== v55 ==
// ALU_TOP
module ALU_TOP #(parameter wid =16,parameter MB=32)   
  (
   input  wire [wid-1:0] A,
   input  wire [wid-1:0] B,
   input  wire [3:0]     alu_fun,
   input  wire           clk,
   input  wire           rest,
   output wire  [wid-1:0]  ari_out,   
   output wire            carry_out,
   output wire            ari_flag,
   output wire  [wid-1:0] log_out,
   output wire            log_flag,
   output wire  [wid-1:0] cmp_out,
   output wire            cmp_flag,
   output wire  [wid-1:0] shift_out,
   output wire            shift_flag
   ); 
  wire  AR_EN,LO_EN,CM_EN,SH_EN; 
  wire [1:0]  ms,ls;
  assign ms=alu_fun[1:0];
  assign ls=alu_fun[3:2];
  ari_unit U_arithmatic (
  .A(A),
  .B(B),
  .clk(clk),
  .rest(rest),
  .alu_fun(ms),
  .ari_EN(AR_EN),
  .ari_out(ari_out),
  .carry_out(carry_out),
  .ari_flag(ari_flag)
  );
  cmp_unit U_compare (
  .A(A),
  .B(B),
  .clk(clk),
  .rest(rest),
  .alu_fun(ms),
  .cmp_EN(CM_EN),
  .cmp_out(cmp_out),
  .cmp_flag(cmp_flag)
  );
  log_unit U_logic (
  .A(A),
  .B(B),
  .clk(clk),
  .rest(rest),
  .alu_fun(ms),
  .log_EN(LO_EN),
  .log_out(log_out),
  .log_flag(log_flag)
  );
  shift_unit U_shift (
  .A(A),
  .B(B),
  .clk(clk),
  .rest(rest),
  .alu_fun(ms),
  .shift_EN(SH_EN),
  .shift_out(shift_out),
  .shift_flag(shift_flag)
  );
  dec_unit U_decoder (
  .alu_fun(ls),
  .cmp_EN(CM_EN),
  .ari_EN(AR_EN),
  .shift_EN(SH_EN),
  .log_EN(LO_EN)
  );
endmodule 
==> flow/config.mk <==
export PLATFORM = sky130hd
export DESIGN_NAME = ALU_TOP
export DESIGN_NICKNAME = ALU_TOP
export VERILOG_FILES = /design/flow/design.v
export SDC_FILE = /design/flow/constraint.sdc
export NUM_CORES = 4
export LEC_CHECK = 0
export ABC_AREA = 1
export CAP_MARGIN = 20
export CORE_MARGIN = 2
export CORE_UTILIZATION = 69
export CTS_CLUSTER_DIAMETER = 231
export CTS_CLUSTER_SIZE = 100
export PLACE_DENSITY = 0.43
export SLEW_MARGIN = 20
==> flow/constraint.sdc <==
create_clock -name core_clock -period 25.7 [get_ports {clk}]
set_input_delay 5.1400 -clock core_clock [delete_from_list [all_inputs] [get_ports {clk}]]
set_output_delay 5.1400 -clock core_clock [all_outputs]
set_load 0.01 [all_outputs]
run.sh (not shown) runs the stock make flow with config.mk's settings and CLKGATE_MAP_FILE=.
v55 failed in global routing with DPL-0038.
Input changes introduced in v58 (baseline for comparison: v55):
Settings: PLACE_DENSITY: 0.43 -> 0.39; CTS_CLUSTER_SIZE: 100 -> unset; CTS_CLUSTER_DIAMETER: 231 -> unset; CORE_UTILIZATION: 69 -> 71; the clock period (ns, I/O delays scaled along): 25.7 -> 15.2.
==> results <==
- The runs compared here, v55 and v58, all ended either early or with open violations.
- global routing: v55 exited with error
- Relative to v55, vertical die dimension has gone down in v58.
- Comparing v58 against v55, there is no change at all in post-synthesis cell count.
- Against v55, die area in v58 fell by a few percent.
- Site row count (lower): v58
- From v55 to v58 the numbers moved as follows: proportion of synthesized chip area in sequential cells level; half-perimeter wire length after placement moved up; weighted congestion at the end of routability-driven global placement moved up; share of the core filled by cells before placement moved up.
- NOTE die span in x v55->v58 decreased slightly
- v55 → v58: core area fell 740 um^2; cell count after placement up 0.46%.
Changes in v37 relative to v58:
Settings: PLACE_DENSITY: 0.39 -> unset; ABC_AREA: 1 -> unset; CORE_UTILIZATION: 71 -> 58; TNS_END_PERCENT: unset -> 5; the clock period (ns, I/O delays scaled along): 15.2 -> 29.4.
Notes after the runs:
- Taking v58 as 1.0, v37 lands at 0.856 on placed instance count.
- v37 — part of the Yosys area used for sequential elements 0.23 points higher, v58 as reference
- Higher cell area after technology mapping among v58 and v37: v58
- Cmp v58 and v37 / fraction of the mapped netlist area in compound gates / lower: v58
- Looking at total die size across both flows, v37 is the weaker of the two, with v58 ahead.
- [v37 vs v58] area share of and/or/nand/nor cells after synthesis: lower in v37
- Status v37: flow complete, layout not clean - negative setup slack
- Summary of v37 over v58: total cell area reported by yosys after synthesis fell by 2.8%, average footprint of a synthesized cell has increased.
Setup changes, v37 to v21
Settings: CORE_UTILIZATION changed from 58 to 61; SETUP_SLACK_MARGIN newly set to 5.0; the clock period (ns, I/O delays scaled along) changed from 29.4 to 35.0.
Notes after the runs:
- Re wire length: v21 and v37 aren't equal, and the higher value belongs to v37.
- Going from v37 to v21, post-synth design cell area shows no meaningful change; power in the clock group down 19%; wire length of the first global-routing pass saw a decrease.
- Looking only at non-clock buffer area fraction after layout, and setting everything else aside, the lower value of v21 and v37 goes to v21.
- v21 finished end to end and its layout was clean on timing, DRC and antenna.
- Compared with v37, in v21 total routing resource utilization after global routing higher, placed wire-length estimate after detailed placement lower, instance area at placement lower, flop share of the area higher.
Power is estimated from default activity; no workload was simulated.
